==> run a: inputs <==
==> flow/design.v <==
module cordic #(
    parameter data_width = 16,
    parameter iterations = 15
    )(
    input clk,
    input reset_n,
    input logic signed [data_width-1:0] angle,
    input logic signed [data_width-1:0] x_i,
    input logic signed [data_width-1:0] y_i,
    output logic signed [data_width-1:0] cos,
    output logic signed [data_width-1:0] sin,
    input valid_in,
    output logic valid_out
    );
    logic signed [data_width-1:0] atan_table [0:iterations-1];
    assign atan_table[0]  = 'd12867;   
    assign atan_table[1]  = 'd7596;    
    assign atan_table[2]  = 'd4013;    
    assign atan_table[3]  = 'd2037;    
    assign atan_table[4]  = 'd1021;    
    assign atan_table[5]  = 'd511;     
    assign atan_table[6]  = 'd256;     
    assign atan_table[7]  = 'd128;     
    assign atan_table[8]  = 'd64;      
    assign atan_table[9]  = 'd32;      
    assign atan_table[10] = 'd16;      
    assign atan_table[11] = 'd8;       
    assign atan_table[12] = 'd4;       
    assign atan_table[13] = 'd2;       
    assign atan_table[14] = 'd1;       
    logic signed [data_width-1:0] x [0:iterations], y [0:iterations], z [0:iterations];
    logic [$clog2(iterations)-1:0] iteration;
    logic valid_pipe [0:iterations];
    always_ff @(posedge clk or negedge reset_n) begin
        if (!reset_n) begin
            x[0] <= 0;
            y[0] <= 0;
            z[0] <= 0;
            valid_pipe[0] <= 0;
        end else if (valid_in) begin
            case (angle[15:14])
                2'b00: begin
                    x[0] <= x_i;
                    y[0] <= y_i;
                    z[0] <= angle;
                end
                2'b01: begin
                    x[0] <= -y_i;
                    y[0] <= x_i;
                    z[0] <= {2'b00, angle[13:0]};
                end
                2'b10: begin
                    x[0] <= -x_i;
                    y[0] <= -y_i;
                    z[0] <= {2'b11, angle[13:0]};
                end
                2'b11: begin
                    x[0] <= y_i;
                    y[0] <= -x_i;
                    z[0] <= -angle;
                end
            endcase
            valid_pipe[0] <= 1;
        end else begin
            valid_pipe[0] <= 0;
        end
    end
    genvar i;
    generate
        for (i = 0; i < iterations; i = i + 1) begin : cordic_pipeline
            always_ff @(posedge clk or negedge reset_n) begin
                if (!reset_n) begin
                    x[i+1] <= 0;
                    y[i+1] <= 0;
                    z[i+1] <= 0;
                    valid_pipe[i+1] <= 0;
                end else if (valid_pipe[i]) begin
                    if (z[i] < 0) begin
                        x[i+1] <= x[i] + (y[i] >>> i);
                        y[i+1] <= y[i] - (x[i] >>> i);
                        z[i+1] <= z[i] + atan_table[i];
                    end else begin
                        x[i+1] <= x[i] - (y[i] >>> i);
                        y[i+1] <= y[i] + (x[i] >>> i);
                        z[i+1] <= z[i] - atan_table[i];
                    end
                    valid_pipe[i+1] <= 1;
                end else begin
                    valid_pipe[i+1] <= 0;
                end
            end
        end
    endgenerate
    assign cos = x[iterations];
    assign sin = y[iterations];
    assign valid_out = valid_pipe[iterations];
endmodule
==> flow/run.sh <==
#!/bin/bash
# the make line also repeats each setting of config.mk as NAME=value (left out here)
make -C /OpenROAD-flow-scripts/flow DESIGN_CONFIG=/design/flow/config.mk WORK_HOME=/design/flow/orfs CLKGATE_MAP_FILE= finish
==> flow/config.mk <==
export PLATFORM = sky130hd
export DESIGN_NAME = cordic
export DESIGN_NICKNAME = cordic
export VERILOG_FILES = /design/flow/design.v
export SDC_FILE = /design/flow/constraint.sdc
export NUM_CORES = 4
export LEC_CHECK = 0
export ABC_AREA = 1
export CAP_MARGIN = 20
export CORE_MARGIN = 2
export CORE_UTILIZATION = 72
export CTS_CLUSTER_SIZE = 99
export PLACE_DENSITY = 0.37
export SLEW_MARGIN = 20
export TNS_END_PERCENT = 20
==> flow/constraint.sdc <==
create_clock -name core_clock -period 1.97 [get_ports {clk}]
set_input_delay 0.3940 -clock core_clock [delete_from_list [all_inputs] [get_ports {clk}]]
set_output_delay 0.3940 -clock core_clock [all_outputs]
set_load 0.01 [all_outputs]
==> inputs of run b, as changes to run a <==
- ABC_AREA: 1 -> default
- CELL_PAD_IN_SITES_GLOBAL_PLACEMENT: default -> 0
- CTS_CLUSTER_DIAMETER: default -> 355
- CTS_CLUSTER_SIZE: 99 -> default
- GPL_TIMING_DRIVEN: default -> 1
- HOLD_SLACK_MARGIN: default -> -0.04
- MAX_ROUTING_LAYER: default -> met4
- PLACE_DENSITY: 0.37 -> default
- SETUP_SLACK_MARGIN: default -> -0.19
- TNS_END_PERCENT: 20 -> 50
==> flow/constraint.sdc (replaced) <==
create_clock -name core_clock -period 3.04 [get_ports {clk}]
set_input_delay 0.6080 -clock core_clock [delete_from_list [all_inputs] [get_ports {clk}]]
set_output_delay 0.6080 -clock core_clock [all_outputs]
set_load 0.01 [all_outputs]
==> qor summary <==
quantity                                                                           run b                      run a
Status                                                         aborted with a tool error  aborted with a tool error
Last stage reached                                                               5_1_grt                    4_1_cts
Routability-driven placement congestion ratio                                      0.991                       1.04
Share of synthesized cell area in and, or, nand and nor gates                      0.111                      0.281
Synth top cell by count                                         sky130_fd_sc_hd__dfrtp_1   sky130_fd_sc_hd__nand2_1
Placement Rows                                                                       106                        110
Pre-CTS worst setup slack                                                      -0.479 ns                   -1.06 ns
Adder and majority cell fraction of the synthesized area                           0.160                      0.150
XOR/XNOR share of the synthesized area                                             0.105                     0.0597
Post-synthesis cell count                                                           6641                       9366
Total die size                                                               87000 sq um                92900 sq um
Placed cell area                                                             69200 sq um                83200 sq um
Placeable core region                                                        83700 sq um                89900 sq um
Number of distinct library cells after synthesis                                      87                         49
Initial Utilization                                                                0.728                      0.725
Synthesized area divided by synthesized cell count                            9.17 sq um                 6.95 sq um
Mapped Area                                                                  60900 sq um                65100 sq um
